==> job 3921 <==
## bopit
module bopit(clk, rst, btnR, btnD, btnL, btnU, btnS, sw, seg, an, led, speaker 
    );
Settings: LEC_CHECK=0, ABC_AREA=1, CAP_MARGIN=25, CELL_PAD_IN_SITES_GLOBAL_PLACEMENT=3, CORE_MARGIN=10, CORE_UTILIZATION=57, CTS_CLUSTER_DIAMETER=40, GPL_TIMING_DRIVEN=0, MIN_ROUTING_LAYER=met1, SETUP_SLACK_MARGIN=-0.17, SLEW_MARGIN=40; clock period 10.0 ns.
run.sh (not shown) runs the stock make flow with config.mk's settings and CLKGATE_MAP_FILE=.
==> inputs of job 4289, as changes to job 3921 <==
- CAP_MARGIN: 25 -> 20
- CELL_PAD_IN_SITES_GLOBAL_PLACEMENT: 3 -> unset
- CORE_MARGIN: 10 -> 2
- CORE_UTILIZATION: 57 -> 72
- CTS_CLUSTER_DIAMETER: 40 -> unset
- CTS_CLUSTER_SIZE: unset -> 99
- GPL_TIMING_DRIVEN: 0 -> unset
- MIN_ROUTING_LAYER: met1 -> unset
- PLACE_DENSITY: unset -> 0.38
- SETUP_SLACK_MARGIN: -0.17 -> unset
- SLEW_MARGIN: 40 -> 20
- TNS_END_PERCENT: unset -> 10
==> flow/constraint.sdc (replaced) <==
create_clock -name core_clock -period 6.02 [get_ports {clk}]
set_input_delay 1.2040 -clock core_clock [delete_from_list [all_inputs] [get_ports {clk}]]
set_output_delay 1.2040 -clock core_clock [all_outputs]
set_load 0.01 [all_outputs]
==> ci_impl_report.md <==
### Flow metrics

| Metric | Value |
|---|---|
| Failing step | `global placement without I/O` |
| Err | `[ERROR GPL-0301] Utilization 138.580 % exceeds 100%.` |
| Chip height | `171 um` |
| Top-area cell share | `38.3%` |
| Status | `stopped before the end` |
| Adder Area Share | `2.12%` |
| Chip area | `29200 um^2` |
| Core area | `22500 um^2` |
| Row cnt | `55` |
| Initial Util | `57.6%` |
| DIE WIDTH | `171 um` |
The numbers above come from job 3921.

==> ci_impl_report.md <==
### Yosys + OpenROAD results

| Metric | Value |
|---|---|
| Status | `no timing/DRC/antenna violations` |
| Initial Util | `72.9%` |
| Number of diodes | `0` |
| Core area | `17800 um^2` |
| Chip height | `138 um` |
| Met3 wire len | `2.25 mm` |
| Tap cells | `229` |
| Adder Area Share | `2.12%` |
| Top-area cell share | `38.3%` |
| Row cnt | `49` |
| DIE WIDTH | `138 um` |
| CP endpoint kind | `flip-flop` |
| Final setup TNS | `0 ns` |
| Fmax | `324 MHz` |
The numbers above come from job 4289.


---

==> inputs of run a <==
==> flow/design.v <==
`timescale 1ns / 1ps
module display7(clk, seg_number, an_number, seg, an, btnU
    );
    input clk, btnU;
    output reg [7:0] seg;
    output reg [3:0] an;
    input wire [3:0] seg_number;
    input wire [1:0] an_number;
    always @ (*)
    begin 
        case(seg_number)
            4'h0: seg = 8'b11000000;
            4'h1: seg = 8'b11111001;
            4'h2: seg = 8'b10100100;
            4'h3: seg = 8'b10110000;
            4'h4: seg = 8'b10011001;
            4'h5: seg = 8'b10010010;
            4'h6: seg = 8'b10000010;
            4'h7: seg = 8'b11111000;
            4'h8: seg = 8'b10000000;
            4'h9: seg = 8'b10010000;
            default: seg = 8'b00000000;
        endcase
        case(an_number)
            2'b00: an = 4'b0111;
            2'b01:
            begin
            an = 4'b1011;
            seg[7] = 0;
            end
            2'b10: an = 4'b1101;
            2'b11: an = 4'b1110;
            default: an = 4'b0000;
        endcase
     end 
endmodule
`timescale 1ns / 1ps
module notes(clk, rst, speaker, signal
    );
    input clk;
    input rst;
    input [1:0] signal;
    output reg speaker;
    reg [3:0] seg_number;
    reg [1:0] an_number;
    reg [7:0] counter;
    always @(posedge clk)
    begin
        if (rst)
        begin
            counter <= 0;
            speaker <= 0;
        end
        else if (signal == 2'b00)
        begin
            counter <= 0;
            speaker <= 0;
        end  
        else if (signal == 2'b01)
        begin
            if(counter==55) counter <= 0; else counter <= counter+1;
            speaker <= counter[5];
        end
        else  
        begin
            if(counter==221) counter <= 0; else counter <= counter+1;
            speaker <= counter[7];
        end
    end
endmodule
`timescale 1ns / 1ps
module randomNumber #(parameter BITS = 5)(
    input clk,
    input rst,
    output reg [4:0] data
    );
   reg [4:0] data_next;
   always @* begin
    data_next[4] = data[4]^data[1];
    data_next[3] = data[3]^data[0];
    data_next[2] = data[2]^data_next[4];
    data_next[1] = data[1]^data_next[3];
    data_next[0] = data[0]^data_next[2];
   end
   always @(posedge clk) begin
    if(rst)
        data <= 5'h1f;
    else
        data <= data_next;
   end
endmodule
`timescale 1ns / 1ps
module clock_1hz(clk, rst, clk_1hz
    );
    input clk;
    input rst;
    output clk_1hz;
    reg clk_1hz;
    reg [12:0] counter;
    always @ (posedge clk)
        if (rst)
            begin
                counter <= 0;
                clk_1hz <= 0;
            end
        else if (counter == 13'd4999)
            begin
                counter <= 0;
                clk_1hz <= 1;
            end
        else
            begin
                clk_1hz <= 0;
                counter <= counter + 1;
            end    
endmodule
`timescale 1ns / 1ps
module clock_500hz(clk, rst, clk_500hz
    );
    input clk;
    input rst;
    output clk_500hz;
    reg clk_500hz;
    reg [3:0] counter;
    always @ (posedge clk)
        begin
            if (rst)
            begin
                counter <= 0;
                clk_500hz <= 0;
            end
            else if (counter == 4'd9)
            begin
                counter <= 0;
                clk_500hz <= 1;
            end
            else
            begin
                clk_500hz <= 0;
                counter <= counter + 1;
            end    
        end
endmodule
`timescale 1ns / 1ps
module bopit(clk, rst, btnR, btnD, btnL, btnU, btnS, sw, seg, an, led, speaker 
    );
    input clk;
    input rst;
    input btnR, btnS, btnD, btnU, btnL;
    input [7:0] sw;
    output reg [7:0] led;
    output [7:0] seg;
    output [3:0] an;
    reg [3:0] seg_number;
    reg [1:0] an_number;
    wire clk_1hz;  
    wire clk_500hz;  
    wire [4:0] randomBop;  
    output wire speaker;
    reg [1:0] signal;  
    reg [7:0] ledCode;
    reg [3:0] bopCode; 
    reg [3:0] ones_seconds;
    reg [3:0] tens_seconds;
    reg [3:0] ones_score;
    reg [3:0] tens_score;
    integer an_toggle;
    integer an_index;
    integer gameOn;
    integer command_type;
    integer command_number;
    integer roundWon;
    integer roundDelay;
    integer fail_count;
    notes bop_notes(
        .clk(clk),
        .rst(rst),
        .signal(signal),
        .speaker(speaker)
    );
    randomNumber randomNum (
        .clk(clk),
        .rst(rst),
        .data(randomBop)
    );
    clock_1hz clock_1 (
		.clk(clk), 
		.rst(rst),
		.clk_1hz(clk_1hz)
	);
    clock_500hz clock_500 (
        .clk(clk),
        .rst(rst),
        .clk_500hz(clk_500hz)
    );
    display7 segmentDisplay (
            .clk(clk), 
            .seg_number(seg_number), 
            .an_number(an_number), 
            .seg(seg), 
            .an(an), 
            .btnU(btnU) 
    );
    always @ (posedge clk)
    if (rst)
    begin
        ones_seconds <= 0;
        tens_seconds <= 0;
        command_type <= 10;
        command_number <= 8;
        an_toggle <= 0;
        an_index <= 0;
        ones_score <= 0;
        tens_score <= 0;
        bopCode <= 0;
        ledCode <= 0;
        gameOn <= 1;
        roundWon <= 0;
        roundDelay <= 0;
        signal <= 0;
        fail_count <= 0;
        seg_number <= 0;
        an_number <= 0;
        led <= 0;
    end
    else
    begin
        if (btnS)
        begin
            roundWon <= 0;
            roundDelay <= 0;
            gameOn <= 1;
            ones_score <= 0;
            tens_score <= 0;
            ones_seconds <= 0;
            tens_seconds <= 0;
            bopCode <= randomBop % 12;
            fail_count <= 0;
        end
        if (!roundWon)
        begin
        case(bopCode)
            0:
            begin  
                if (sw[0])
                begin
                    roundWon <= 1;
                end
                else if(sw[7:0] || btnU || btnL || btnD || btnR)
                begin
                    gameOn <= 0;
                end
            end
            1:
            begin  
                if (sw[1])
                begin
                    roundWon <= 1;
                end
                else if(sw[7:0] || btnU || btnL || btnD || btnR)
                begin
                    gameOn <= 0;
                end
            end
            2:
            begin  
                if (sw[2])
                begin
                    roundWon <= 1;
                end
                else if(sw[7:0] || btnU || btnL || btnD || btnR)
                begin
                    gameOn <= 0;
                end
            end
            3:
            begin  
                if (sw[3])
                begin
                    roundWon <= 1;
                end
                else if(sw[7:0] || btnU || btnL || btnD || btnR)
                begin
                    gameOn <= 0;
                end
            end
            4:
            begin  
                if (sw[4])
                begin
                    roundWon <= 1;
                end
                else if(sw[7:0] || btnU || btnL || btnD || btnR)
                begin
                    gameOn <= 0;
                end
            end
            5:
            begin  
                if (sw[5])
                begin
                    roundWon <= 1;
                end
                else if(sw[7:0] || btnU || btnL || btnD || btnR)
                begin
                    gameOn <= 0;
                end
            end
            6:
            begin  
                if (sw[6])
                begin
                    roundWon <= 1;
                end
                else if(sw[7:0] || btnU || btnL || btnD || btnR)
                begin
                    gameOn <= 0;
                end
            end
            7:
            begin  
                if (sw[7])
                begin
                    roundWon <= 1;
                end
                else if(sw[7:0] || btnU || btnL || btnD || btnR)
                begin
                    gameOn <= 0;
                end
            end
            8:
            begin  
                if (btnU)
                begin
                    roundWon <= 1;
                end
                else if(sw[7:0] || btnU || btnL || btnD || btnR)
                begin
                    gameOn <= 0;
                end
            end
            9:
            begin  
                if (btnR)
                begin
                    roundWon <= 1;
                end
                else if(sw[7:0] || btnU || btnL || btnD || btnR)
                begin
                    gameOn <= 0;
                end
            end
            10:
            begin  
                if (btnD)
                begin
                    roundWon <= 1;
                end
                else if(sw[7:0] || btnU || btnL || btnD || btnR)
                begin
                    gameOn <= 0;
                end
            end
            11:
            begin  
                if (btnL)
                begin
                    roundWon <= 1;
                end
                else if(sw[7:0] || btnU || btnL || btnD || btnR)
                begin
                    gameOn <= 0;
                end
            end
        endcase
        end
        if (clk_1hz && gameOn)
        begin
            if (roundWon)
            begin
                if (roundDelay == 0)
                    signal <= 1;
                if (roundDelay == 1)
                    signal <= 0;
                if (roundDelay == 3)
                begin
                    roundWon <= 0;
                    roundDelay <= 0;
                    bopCode <= randomBop % 12;
                    if (ones_score == 4'b1001)
                    begin
                       ones_score <= 0; 
                       tens_score <= tens_score + 1;
                    end
                    else
                    begin
                       ones_score <= ones_score + 1;
                    end
                end
                else
                begin
                    roundDelay <= roundDelay + 1;
                end
                   ones_seconds <= 0;
                   tens_seconds <= 0;
            end
            else
            begin 
                ones_seconds <= ones_seconds + 1;
                if (ones_seconds == 4'b1001)
                begin
                    ones_seconds <= 0; 
                    tens_seconds <= tens_seconds + 1;
                end
            end
        end
        if (tens_seconds == 4'b0001)
        begin
            ones_seconds <= 0;
            tens_seconds <= 0;
            gameOn <= 0;
        end
        if (clk_500hz && gameOn)  
        begin
            an_index <= an_toggle % 4;
            case(an_index)
                0:
                begin
                    if (bopCode > 4'b0111)  
                    begin
                        seg_number <= 4'b1000;
                        ledCode <= 8'b00000000;
                        led [7:0] <= ledCode [7:0];
                    end
                    else  
                    begin
                        seg_number <= 4'b0101;
                        ledCode <= 8'b00000001 << (bopCode % 8);
                        led [7:0] <= ledCode [7:0];
                    end
                    an_number <= an_index;
                end
                1:
                begin
                    seg_number <= bopCode % 8; 
                    an_number <= an_index;
                end
                2:
                begin
                    seg_number <= tens_seconds;
                    an_number <= an_index;
                end
                3:
                begin
                    seg_number <= ones_seconds;
                    an_number <= an_index;                  
                end
                default:
                begin
                    seg_number <= 0;
                    an_number <= 0;
                end
            endcase
            an_toggle <= an_toggle + 1;
        end
        else if (clk_500hz && !gameOn)
        begin
            if (fail_count != 500)
            begin
                signal <= 2;
                fail_count <= fail_count + 1;
            end
            if (fail_count == 500)
                signal <= 0;
            an_index <= an_toggle % 4;
            case(an_index)
                0:
                begin
                    seg_number <= 0;
                    an_number <= an_index;
                end
                1:
                begin
                    seg_number <= 0;
                    an_number <= an_index;
                end
                2:
                begin
                    seg_number <= tens_score;
                    an_number <= an_index;
                end
                3:
                begin
                    seg_number <= ones_score;
                    an_number <= an_index;                  
                end
                default:
                begin
                    seg_number <= 0;
                    an_number <= 0;
                end
            endcase
            an_toggle <= an_toggle + 1;
        end
    end
endmodule
==> flow/run.sh <==
#!/bin/bash
# the make line also repeats each setting of config.mk as NAME=value (left out here)
make -C /OpenROAD-flow-scripts/flow DESIGN_CONFIG=/design/flow/config.mk WORK_HOME=/design/flow/orfs CLKGATE_MAP_FILE= finish
==> flow/config.mk <==
export PLATFORM = sky130hd
export DESIGN_NAME = bopit
export DESIGN_NICKNAME = bopit
export VERILOG_FILES = /design/flow/design.v
export SDC_FILE = /design/flow/constraint.sdc
export NUM_CORES = 4
export LEC_CHECK = 0
export ABC_AREA = 0
export CAP_MARGIN = 20
export CORE_MARGIN = 2
export CORE_UTILIZATION = 70
export CTS_CLUSTER_DIAMETER = 190
export CTS_CLUSTER_SIZE = 24
export HOLD_SLACK_MARGIN = 0.23
export SETUP_SLACK_MARGIN = 0.27
export SLEW_MARGIN = 20
==> flow/constraint.sdc <==
create_clock -name core_clock -period 2.19 [get_ports {clk}]
set_input_delay 0.4380 -clock core_clock [delete_from_list [all_inputs] [get_ports {clk}]]
set_output_delay 0.4380 -clock core_clock [all_outputs]
set_load 0.01 [all_outputs]
==> run b: changes against run a <==
==> flow/config.mk (replaced) <==
export PLATFORM = sky130hd
export DESIGN_NAME = bopit
export DESIGN_NICKNAME = bopit
export VERILOG_FILES = /design/flow/design.v
export SDC_FILE = /design/flow/constraint.sdc
export NUM_CORES = 4
export LEC_CHECK = 0
export CAP_MARGIN = 20
export CELL_PAD_IN_SITES_DETAIL_PLACEMENT = 2
export CELL_PAD_IN_SITES_GLOBAL_PLACEMENT = 3
export CORE_MARGIN = 2
export CORE_UTILIZATION = 40
export PLACE_DENSITY_LB_ADDON = 0.3
export SLEW_MARGIN = 20
==> flow/constraint.sdc (replaced) <==
create_clock -name core_clock -period 10.0 [get_ports {clk}]
set_input_delay 2.0000 -clock core_clock [delete_from_list [all_inputs] [get_ports {clk}]]
set_output_delay 2.0000 -clock core_clock [all_outputs]
set_load 0.01 [all_outputs]
==> run c: changes against run a <==
==> flow/config.mk (replaced) <==
export PLATFORM = sky130hd
export DESIGN_NAME = bopit
export DESIGN_NICKNAME = bopit
export VERILOG_FILES = /design/flow/design.v
export SDC_FILE = /design/flow/constraint.sdc
export NUM_CORES = 4
export LEC_CHECK = 0
export ABC_AREA = 1
export CAP_MARGIN = 20
export CORE_MARGIN = 2
export CORE_UTILIZATION = 70
export CTS_CLUSTER_DIAMETER = 190
export CTS_CLUSTER_SIZE = 24
export SLEW_MARGIN = 20
==> writeup.txt <==
The flow did not finish. Per the run summary, the flow got no further than 5_1_grt. The tool reported: "[ERROR GRT-0232] Routing congestion too high. Check the congestion heatmap in the GUI". Summing the sequential cell areas from Yosys gives 42.5% of the chip area. The y dimension of the die was 133 µm; the simple-gate share of the synthesized area was 31.1%. The synthesized netlist handed to floorplanning was reported with a cell count of 1375.

After floorplanning, the core was sized to cover 16500 µm². The die is 133 µm wide. In the floorplan report the effective utilization is 71.0%. The fraction of the mapped netlist area in adder cells was 2.36%.

The logs give 87.9% for the global-route total usage across every layer and 1375 for the count of instantiated cells in the yosys netlist. The commonest cells after synthesis are 248 x dfxtp_1, 161 x nand2_1, 121 x nor2_1, 81 x a21oi_1, 73 x and2_1. After clock tree synthesis, the repair step resized 200 gates.
-- figures above: run a

==> writeup.txt <==
The chip width was 175 µm. After floorplanning, the core was sized to cover 28700 µm². In the finished design the tool counted flip-flops and latches totalling 248. Fill cells in the final layout number 3144. For reference, simple AND, OR, NAND and NOR cells occupy 31.1% of the area reported after synthesis. By count the netlist is led by 248 x dfxtp_1, 161 x nand2_1, 121 x nor2_1, 81 x a21oi_1, 73 x and2_1. The global-route total usage across every layer is 22.5%, and the hold-critical path depth is 1. The post-CTS resize count was 0. The y dimension of the die was 175 µm; the count of instantiated cells in the yosys netlist was 1375. Synthesis handed over a netlist of 1375 instances.

The fraction of the mapped netlist area in adder cells is 2.36%. The run finished with no timing, DRC or antenna violations. The run gives 40.7% as the starting utilization of the core area.
-- figures above: run b

==> writeup.txt <==
The worst register-to-register path has a depth of 9. The logs give 18100 µm² for the core region area and 71.6% for the starting utilization of the core area. The number of logged tool warnings is 40, and the final antenna-violating net count is 0. For this run, the total global-route usage over all layers was measured as 31.2%. Ranked by instance count, the synthesized netlist is headed by 411 x nand2_1, 269 x nor2_1, 248 x dfxtp_1, 190 x nand3_1, 178 x inv_1.

In this run, the synthesized area fraction spent on and/or/nand/nor cells is recorded as 36.5%. Instance tally after logic synthesis: 1883. The initial antenna violation count was 0. The run finished with no timing, DRC or antenna violations.

The run gives 38.3% for the sequential area share after synthesis.
-- figures above: run c

